==> job 6202: inputs <==
Design alu_top, start of the top module:
module alu_top (
    input  logic        clk,
    input  logic [31:0] op1,
    input  logic [31:0] op2,
    input  logic [3:0]  alu_ctrl,
    output logic [31:0] alu_result,
    output logic        zero
    );
==> flow/config.mk <==
export PLATFORM = sky130hd
export DESIGN_NAME = alu_top
export DESIGN_NICKNAME = alu_top
export VERILOG_FILES = /design/flow/design.v
export SDC_FILE = /design/flow/constraint.sdc
export NUM_CORES = 4
export LEC_CHECK = 0
export ABC_AREA = 1
export CAP_MARGIN = 20
export CORE_MARGIN = 2
export CORE_UTILIZATION = 66
export CTS_CLUSTER_SIZE = 99
export PLACE_DENSITY = 0.37
export SLEW_MARGIN = 20
==> flow/constraint.sdc <==
create_clock -name core_clock -period 3.56 [get_ports {clk}]
set_input_delay 0.7120 -clock core_clock [delete_from_list [all_inputs] [get_ports {clk}]]
set_output_delay 0.7120 -clock core_clock [all_outputs]
set_load 0.01 [all_outputs]
run.sh (not shown) runs the stock make flow with config.mk's settings and CLKGATE_MAP_FILE=.
==> job 9356 (differences from job 6202) <==
--- a/flow/config.mk
+++ b/flow/config.mk
@@ -6,9 +6,8 @@
 export NUM_CORES = 4
 export LEC_CHECK = 0
-export ABC_AREA = 1
 export CAP_MARGIN = 20
 export CORE_MARGIN = 2
-export CORE_UTILIZATION = 66
-export CTS_CLUSTER_SIZE = 99
-export PLACE_DENSITY = 0.37
+export CORE_UTILIZATION = 72
+export CTS_CLUSTER_SIZE = 34
+export PLACE_DENSITY = 0.65
 export SLEW_MARGIN = 20
==> flow/constraint.sdc (replaced) <==
create_clock -name core_clock -period 4.7 [get_ports {clk}]
set_input_delay 0.9400 -clock core_clock [delete_from_list [all_inputs] [get_ports {clk}]]
set_output_delay 0.9400 -clock core_clock [all_outputs]
set_load 0.01 [all_outputs]
==> job 3401 (differences from job 6202) <==
--- a/flow/config.mk
+++ b/flow/config.mk
@@ -9,6 +9,6 @@
 export CAP_MARGIN = 20
 export CORE_MARGIN = 2
-export CORE_UTILIZATION = 66
-export CTS_CLUSTER_SIZE = 99
-export PLACE_DENSITY = 0.37
+export CORE_UTILIZATION = 71
+export PLACE_DENSITY = 0.6
+export SETUP_SLACK_MARGIN = -0.13
 export SLEW_MARGIN = 20
==> flow/constraint.sdc (replaced) <==
create_clock -name core_clock -period 1.31 [get_ports {clk}]
set_input_delay 0.2620 -clock core_clock [delete_from_list [all_inputs] [get_ports {clk}]]
set_output_delay 0.2620 -clock core_clock [all_outputs]
set_load 0.01 [all_outputs]
==> results <==
Job 9356 failed in 5_1_grt, error GRT-0116. Job 3401 ended with an error in 3_5_place_dp. Job 6202 produced a layout that fails on setup timing.
Die area, highest first: job 6202, job 3401, job 9356.
Synthesized cell count: job 6202 is higher than job 9356 (about 37%).
Between job 3401 and job 9356, the lower area after synthesis is in job 9356 (gap about 1.3%, measured against job 9356).

* * *

==> 05-25: inputs <==
==> flow/design.v <==
`timescale 1ns / 1ps
module alu_top (
    input  logic        clk,
    input  logic [31:0] op1,
    input  logic [31:0] op2,
    input  logic [3:0]  alu_ctrl,
    output logic [31:0] alu_result,
    output logic        zero
    );
logic [31:0] op1_q;
logic [31:0] op2_q;
logic [3:0]  alu_ctrl_q;
logic [31:0] result_d;
logic        zero_d;
always_ff @(posedge clk)
begin
    op1_q      <= op1;
    op2_q      <= op2;
    alu_ctrl_q <= alu_ctrl;
    alu_result <= result_d;
    zero       <= zero_d;
end
alu computation (
    .op1(op1_q),
    .op2(op2_q),
    .alu_ctrl(alu_ctrl_q),
    .alu_result(result_d),
    .zero(zero_d)
    );
endmodule

`timescale 1ns / 1ps
module alu (
    input logic [31:0] op1,
    input logic [31:0] op2,
    input logic [3:0] alu_ctrl,
    output logic [31:0] alu_result,
    output logic zero
    );
logic [31:0]add_result;
logic [31:0]sub_result;
logic [31:0]and_result;
logic [31:0]or_result;
logic [31:0]xor_result;
logic [31:0]sll_result;
logic [31:0]srl_result;
logic [31:0]sra_result;
logic [31:0]slt_result;
logic [31:0]sltu_result;
assign add_result = op1 + op2 ;
assign sub_result = op1 - op2 ;
assign or_result  = op1 | op2 ; 
assign and_result = op1 & op2 ;
assign xor_result  = op1 ^ op2 ;
assign sll_result  = op1 << op2 ;
assign srl_result  = op1 >> op2 ;
assign sra_result  = $signed(op1) >>> op2 ;
assign slt_result  = ($signed(op1) < $signed(op2)) ? 1 : 0 ;
assign sltu_result  = (op1 < op2) ? 1 : 0 ;
always@(*)
begin
    case(alu_ctrl)
       4'b0000: alu_result = add_result ;
       4'b1000: alu_result = sub_result ;
       4'b0001: alu_result = sll_result ;
       4'b0010: alu_result = slt_result ;
       4'b0011: alu_result = sltu_result ;
       4'b0100: alu_result = xor_result ;
       4'b0101: alu_result = srl_result ;
       4'b1101: alu_result = sra_result ;
       4'b0110: alu_result = or_result ;
       4'b0111: alu_result = and_result ;
       default: alu_result = 32'b0 ;
    endcase
end
assign zero = (alu_result == 0)? 1 : 0 ;    
endmodule
==> flow/run.sh <==
#!/bin/bash
# the make line also repeats each setting of config.mk as NAME=value (left out here)
make -C /OpenROAD-flow-scripts/flow DESIGN_CONFIG=/design/flow/config.mk WORK_HOME=/design/flow/orfs CLKGATE_MAP_FILE= finish
==> flow/config.mk <==
export PLATFORM = sky130hd
export DESIGN_NAME = alu_top
export DESIGN_NICKNAME = alu_top
export VERILOG_FILES = /design/flow/design.v
export SDC_FILE = /design/flow/constraint.sdc
export NUM_CORES = 4
export LEC_CHECK = 0
export ABC_AREA = 1
export CAP_MARGIN = 20
export CORE_MARGIN = 2
export CORE_UTILIZATION = 71
export CTS_CLUSTER_SIZE = 97
export PLACE_DENSITY = 0.6
export SETUP_SLACK_MARGIN = 0.19
export SLEW_MARGIN = 20
==> flow/constraint.sdc <==
create_clock -name core_clock -period 1.34 [get_ports {clk}]
set_input_delay 0.2680 -clock core_clock [delete_from_list [all_inputs] [get_ports {clk}]]
set_output_delay 0.2680 -clock core_clock [all_outputs]
set_load 0.01 [all_outputs]
==> 04-01 (differences from 05-25) <==
ABC_AREA = default   (was 1)
CORE_ASPECT_RATIO = 0.5   (was default)
CORE_UTILIZATION = 61   (was 71)
CTS_CLUSTER_SIZE = 10   (was 97)
SETUP_SLACK_MARGIN = default   (was 0.19)
==> flow/constraint.sdc (replaced) <==
create_clock -name core_clock -period 7.0 [get_ports {clk}]
set_input_delay 1.4000 -clock core_clock [delete_from_list [all_inputs] [get_ports {clk}]]
set_output_delay 1.4000 -clock core_clock [all_outputs]
set_load 0.01 [all_outputs]
==> comparison <==
Area after synthesis: 04-01 is lower than 05-25 (1.3%).
Of 05-25 and 04-01, 05-25 has the higher synthesized cell count (gap 37%, measured against 04-01).
In 04-01 the die area is larger than in 05-25, by about 15%.
05-25 ended with an error in detailed placement with DPL-0033. 04-01 passed the timing, design-rule and antenna checks.
==> figures <==
| metric | 04-01 | 05-25 |
|---|---|---|
| Netlist area before placement | 0.0123 mm^2 | 0.0125 mm^2 |
| Initial cell density of the core | 62.8% | 72.3% |
| Run status | no timing/DRC/antenna violations | stopped before the end |
| Last stage reached | - | detailed placement |
| Sequential share of the synthesized area | 16.4% | 16.2% |
| Post-Syn Area per Cell | 7.54 um^2 | 5.57 um^2 |
| Post-Synth XOR/XNOR Area | 1.50% | 0.422% |
| Chip Area, Yosys | 0.0123 mm^2 | 0.0125 mm^2 |
| Overall chip area | 0.0214 mm^2 | 0.0186 mm^2 |
| Share of synthesized cell area in full adder, half adder and majority cells | 10.2% | 10.1% |
| And+or+nand+nor area frac | 19.5% | 47.2% |

* * *

==> inputs of v7 <==
RTL: the design.v shown in full above, as it stands there.
==> flow/config.mk <==
export PLATFORM = sky130hd
export DESIGN_NAME = alu_top
export DESIGN_NICKNAME = alu_top
export VERILOG_FILES = /design/flow/design.v
export SDC_FILE = /design/flow/constraint.sdc
export NUM_CORES = 4
export LEC_CHECK = 0
export CAP_MARGIN = 20
export CORE_MARGIN = 2
export CORE_UTILIZATION = 40
export PLACE_DENSITY = 0.6
export SLEW_MARGIN = 20
==> flow/constraint.sdc <==
create_clock -name core_clock -period 6.09 [get_ports {clk}]
set_input_delay 1.2180 -clock core_clock [delete_from_list [all_inputs] [get_ports {clk}]]
set_output_delay 1.2180 -clock core_clock [all_outputs]
set_load 0.01 [all_outputs]
==> v35: changes against v7 <==
- ABC_AREA: unset -> 1
- CORE_UTILIZATION: 40 -> 71
- CTS_CLUSTER_SIZE: unset -> 10
- SETUP_SLACK_MARGIN: unset -> 0.19
==> flow/constraint.sdc (replaced) <==
create_clock -name core_clock -period 1.34 [get_ports {clk}]
set_input_delay 0.2680 -clock core_clock [delete_from_list [all_inputs] [get_ports {clk}]]
set_output_delay 0.2680 -clock core_clock [all_outputs]
set_load 0.01 [all_outputs]
==> results <==
- Synthesized cell count: v7 is lower than v35 (about 27%).
- In v35 the die area is lower than in v7, by 42%.
- v7 completed without violations. v35 ended with an error in detailed placement (3_5_place_dp).
- In v35 the area after synthesis is higher than in v7, by 1.3%.
==> figures <==
metric	v35	v7
Vertical extent of the die	136 um	179 um
GPL Wtd Cong	1.31	1.09
Fraction of synthesized area in multiplexers	0%	14.4%
Top cell type by instance count after synthesis	sky130_fd_sc_hd__nand2_1	sky130_fd_sc_hd__nor2_1
Synthesized chip area reported by yosys	0.0125 mm^2	0.0123 mm^2
Seq share, synth	16.2%	16.4%
Cell area after technology mapping	0.0125 mm^2	0.0123 mm^2
Fa+ha+maj area frac	10.1%	10.2%
Post-synthesis compound-gate area fraction	16.0%	30.4%
Status	did not finish	no timing/DRC/antenna violations
Last stage reached	detailed placement (3_5_place_dp)	-
